== job 9258 ==
==> flow/design.v (excerpt) <==
module Convolution2D(clk, rst, en_conv2d, base_result_addr, pix_base_addr, kernel_base_addr,
							in_pix, completed, pix_done, addrA, addrB, out_pix, kernel_weight
							);
Size: roughly 2000 cells after synthesis, about 170 flip-flops, roughly 18000 um^2 of cells after synthesis.
Settings: LEC_CHECK=0, CAP_MARGIN=20, CORE_MARGIN=2, CORE_UTILIZATION=40, SLEW_MARGIN=20; clock period 10.0 ns.
run.sh (not shown) runs the stock make flow with config.mk's settings and CLKGATE_MAP_FILE=.
Here is what was changed in the inputs of job 5090 compared with job 9258.
Settings: CORE_UTILIZATION changed from 40 to 46; CTS_CLUSTER_SIZE newly set to 98; PLACE_DENSITY_LB_ADDON newly set to 0.2; TNS_END_PERCENT newly set to 30; CTS_CLUSTER_DIAMETER newly set to 149.
Findings:
Job 5090 vs job 9258, routed length on met3 went up by 3.7%. | buffer share of cell area | job 5090 vs job 9258 | ≈ equal |. Job 5090 vs. job 9258: utilization went up 7.0 points; final design area excluding fillers now sits lower; final period utilization +0.57 points. [compare] base=job 9258 new=job 5090: non-clock buffer count lower, worst setup slack has decreased. Compare job 9258 and job 5090 | wire length on met1 higher: job 5090.
[inputs] job 8251 vs job 5090
Settings: putting HOLD_SLACK_MARGIN at -0.08 where nothing was set; swapping 149 for 154 in CTS_CLUSTER_DIAMETER; clearing TNS_END_PERCENT, which used to be 30; putting SETUP_SLACK_MARGIN at -0.54 where nothing was set; putting CORE_ASPECT_RATIO at 0.5 where nothing was set; clearing PLACE_DENSITY_LB_ADDON, which used to be 0.2; swapping 98 for 100 in CTS_CLUSTER_SIZE; swapping 2 for 7 in CORE_MARGIN; putting CELL_PAD_IN_SITES_GLOBAL_PLACEMENT at 0 where nothing was set; swapping 46 for 72 in CORE_UTILIZATION.
==> results <==
- Looking only at die footprint, and setting everything else aside, the lower value of job 5090 and job 8251 goes to job 8251.
- Comparing job 5090 and job 8251, the higher clock buffer count is on job 8251.
--- input diff job 8251..job 9300 ---
Settings: CTS_CLUSTER_DIAMETER no longer set, was 154; SLEW_MARGIN now 5, was 20; CORE_ASPECT_RATIO no longer set, was 0.5; SETUP_SLACK_MARGIN no longer set, was -0.54; CORE_UTILIZATION now 40, was 72; CELL_PAD_IN_SITES_GLOBAL_PLACEMENT no longer set, was 0; HOLD_SLACK_MARGIN no longer set, was -0.08; CORE_MARGIN now 2, was 7; PLACE_DENSITY_LB_ADDON now 0.26, previously not set; CTS_CLUSTER_SIZE no longer set, was 100.
## What came out
Summary of job 9300 over job 8251: share of the cycle needed by the critical path after routing shows a reduction of 2.5 points, cell area climbed 1.6%. Total wire length after detailed routing in job 9300 vs job 8251: up 1.7%. met3 routed wirelength in job 9300 is 23% lower than in job 8251. Worst setup slack before clock tree synthesis: job 9300 > job 8251. Of job 9300 and job 8251, job 9300 shows the higher post-route non-filler standard cell count, with job 8251 below it. Looking at wire length on met1, job 9300 sits 22% above job 8251. Diff job 9300 and job 8251: global-route usage higher in job 8251. met4 as the topmost layer with routed signal wires was reported by job 9300, and met5 by job 8251. [job 9300] sequential share of layout area fell 0.29 points relative to job 8251.

========
Convolution2D again, from the RTL that the note above started with.
==> flow/design.v (excerpt) <==
module Convolution2D(clk, rst, en_conv2d, base_result_addr, pix_base_addr, kernel_base_addr,
							in_pix, completed, pix_done, addrA, addrB, out_pix, kernel_weight
							);
	input signed[15:0]in_pix, kernel_weight;
	input clk, rst, en_conv2d;
	input [13:0]kernel_base_addr;
	input [13:0]pix_base_addr;
	input [13:0]base_result_addr;
	parameter img_width = 48, kernel_size = 3;
	output completed, pix_done;
	output signed[31:0] out_pix;
	output [13:0]addrA, addrB;
	wire en, ack;
	wire [13:0]pix_addr;
	wire [13:0]kernel_addr;
	wire [13:0]result_addr;
	ctrl_conv2D #(img_width, kernel_size) C2(rst, en_conv2d, clk, pix_done, base_result_addr, pix_base_addr, kernel_base_addr, pix_addr, kernel_addr, en, ack, result_addr, completed);	
	pixelpointprocessor #(img_width, kernel_size) P1(rst, en, clk, ack, result_addr, pix_addr, kernel_addr, in_pix, kernel_weight, pix_done, addrA, addrB, out_pix);
endmodule
Settings: LEC_CHECK=0, CAP_MARGIN=5, CORE_ASPECT_RATIO=0.98, CORE_MARGIN=2, CORE_UTILIZATION=71, CTS_CLUSTER_DIAMETER=47, CTS_CLUSTER_SIZE=73, GPL_ROUTABILITY_DRIVEN=1, GPL_TIMING_DRIVEN=1, MIN_ROUTING_LAYER=met1, PLACE_DENSITY=0.66, SETUP_SLACK_MARGIN=1.71, SLEW_MARGIN=20; clock period 6.81 ns.
The baseline never finished: it broke off in 5_1_grt.
Next try:
==> flow/config.mk (replaced) <==
export PLATFORM = sky130hd
export DESIGN_NAME = Convolution2D
export DESIGN_NICKNAME = Convolution2D
export VERILOG_FILES = /design/flow/design.v
export SDC_FILE = /design/flow/constraint.sdc
export NUM_CORES = 4
export LEC_CHECK = 0
export CAP_MARGIN = 20
export CORE_MARGIN = 2
export CORE_UTILIZATION = 70
export CTS_CLUSTER_SIZE = 37
export SLEW_MARGIN = 20
==> flow/constraint.sdc (replaced) <==
create_clock -name core_clock -period 6.54 [get_ports {clk}]
set_input_delay 1.3080 -clock core_clock [delete_from_list [all_inputs] [get_ports {clk}]]
set_output_delay 1.3080 -clock core_clock [all_outputs]
set_load 0.01 [all_outputs]
After rerunning:
- This time the run finished but failed the layout checks on negative setup slack
- die area is higher by 1.4%
- synthesized area stays the same
- synthesized cell count does not change
Next try:
--- a/flow/config.mk
+++ b/flow/config.mk
@@ -8,5 +8,4 @@
 export CAP_MARGIN = 20
 export CORE_MARGIN = 2
-export CORE_UTILIZATION = 70
-export CTS_CLUSTER_SIZE = 37
+export CORE_UTILIZATION = 58
 export SLEW_MARGIN = 20
==> flow/constraint.sdc (replaced) <==
create_clock -name core_clock -period 6.9 [get_ports {clk}]
set_input_delay 1.3800 -clock core_clock [delete_from_list [all_inputs] [get_ports {clk}]]
set_output_delay 1.3800 -clock core_clock [all_outputs]
set_load 0.01 [all_outputs]
The new run produced a clean layout.
Design area came out lower by 3.2%.
Routed wire length came out lower by 28%.
Setup slack gets better by 0.48 ns.
Worst hold slack gets worse by 0.0043 ns.
Final cell count came out lower by 0.69%.
Sequential share of layout area came out higher by 0.55 points.
First-iteration DRC count came out lower by 63%.
Core utilization came out lower by 18 points.
Non-clock buffer count came out lower by 74.
Next try:
--- a/flow/config.mk
+++ b/flow/config.mk
@@ -8,4 +8,4 @@
 export CAP_MARGIN = 20
 export CORE_MARGIN = 2
-export CORE_UTILIZATION = 58
+export CORE_UTILIZATION = 40
 export SLEW_MARGIN = 20
==> flow/constraint.sdc (replaced) <==
create_clock -name core_clock -period 8.59 [get_ports {clk}]
set_input_delay 1.7180 -clock core_clock [delete_from_list [all_inputs] [get_ports {clk}]]
set_output_delay 1.7180 -clock core_clock [all_outputs]
set_load 0.01 [all_outputs]
=>
- count of clock-buffer cells in the layout is unchanged
- critical path depth went down by 4
- sequential cell count is unchanged
Next try:
--- a/flow/config.mk
+++ b/flow/config.mk
@@ -8,4 +8,5 @@
 export CAP_MARGIN = 20
 export CORE_MARGIN = 2
-export CORE_UTILIZATION = 40
+export CORE_UTILIZATION = 70
+export CTS_CLUSTER_SIZE = 42
 export SLEW_MARGIN = 20
==> flow/constraint.sdc (replaced) <==
create_clock -name core_clock -period 5.75 [get_ports {clk}]
set_input_delay 1.1500 -clock core_clock [delete_from_list [all_inputs] [get_ports {clk}]]
set_output_delay 1.1500 -clock core_clock [all_outputs]
set_load 0.01 [all_outputs]
After rerunning:
- This time the run died in 5_1_grt, error ODB-0269
- synthesized cell count does not change
- die size fell by 42%
- synthesized area stays the same

========
Setup of trial 48:
Convolution2D again, from the RTL that the note above started with.
export LEC_CHECK = 0
export CAP_MARGIN = 20
export CORE_MARGIN = 2
export CORE_UTILIZATION = 43
export CTS_CLUSTER_DIAMETER = 149
export CTS_CLUSTER_SIZE = 98
export PLACE_DENSITY_LB_ADDON = 0.2
export SLEW_MARGIN = 20
export TNS_END_PERCENT = 100
create_clock -name core_clock -period 10.0 [get_ports {clk}]
### trial 48 -> build 95
# trial 48
export LEC_CHECK = 0
export CAP_MARGIN = 20
export CORE_MARGIN = 2
export CORE_UTILIZATION = 43
export CTS_CLUSTER_DIAMETER = 149
export CTS_CLUSTER_SIZE = 98
export PLACE_DENSITY_LB_ADDON = 0.2
export SLEW_MARGIN = 20
export TNS_END_PERCENT = 100
create_clock -name core_clock -period 10.0 [get_ports {clk}]
# build 95
export LEC_CHECK = 0
export ABC_AREA = 1
export CAP_MARGIN = 10
export CORE_MARGIN = 2
export CORE_UTILIZATION = 46
export CTS_CLUSTER_DIAMETER = 149
export CTS_CLUSTER_SIZE = 98
export PLACE_DENSITY_LB_ADDON = 0.2
export SLEW_MARGIN = 0
export TNS_END_PERCENT = 30
create_clock -name core_clock -period 10.0 [get_ports {clk}]
==> comparison <==
Max worst setup slack across trial 48 and build 95: build 95
All of trial 48 and build 95 finish clean.
Run comparison: trial 48 critical-path cell with the highest stage delay sky130_fd_sc_hd__fa_1; build 95 critical-path cell with the highest stage delay sky130_fd_sc_hd__clkdlybuf4s50_1
| chip area | build 95 vs trial 48 | about 1% higher |
Between trial 48 and build 95, latest clock arrival within the worst-skew pair increased.
Register share after synthesis: build 95 vs trial 48 down 1.5 points
Delta (build 95 minus trial 48): fraction of the core area occupied by cells at floorplan increased 3.3 points; sequential share of cell area decreased 1.1 points; minimum clock period decreased 0.31 ns; design area increased 6.1%.
Build 95 ends up with higher global-route wire length before repair than trial 48 does.
On post-place instance area: between trial 48 and build 95, it ends up higher for build 95.
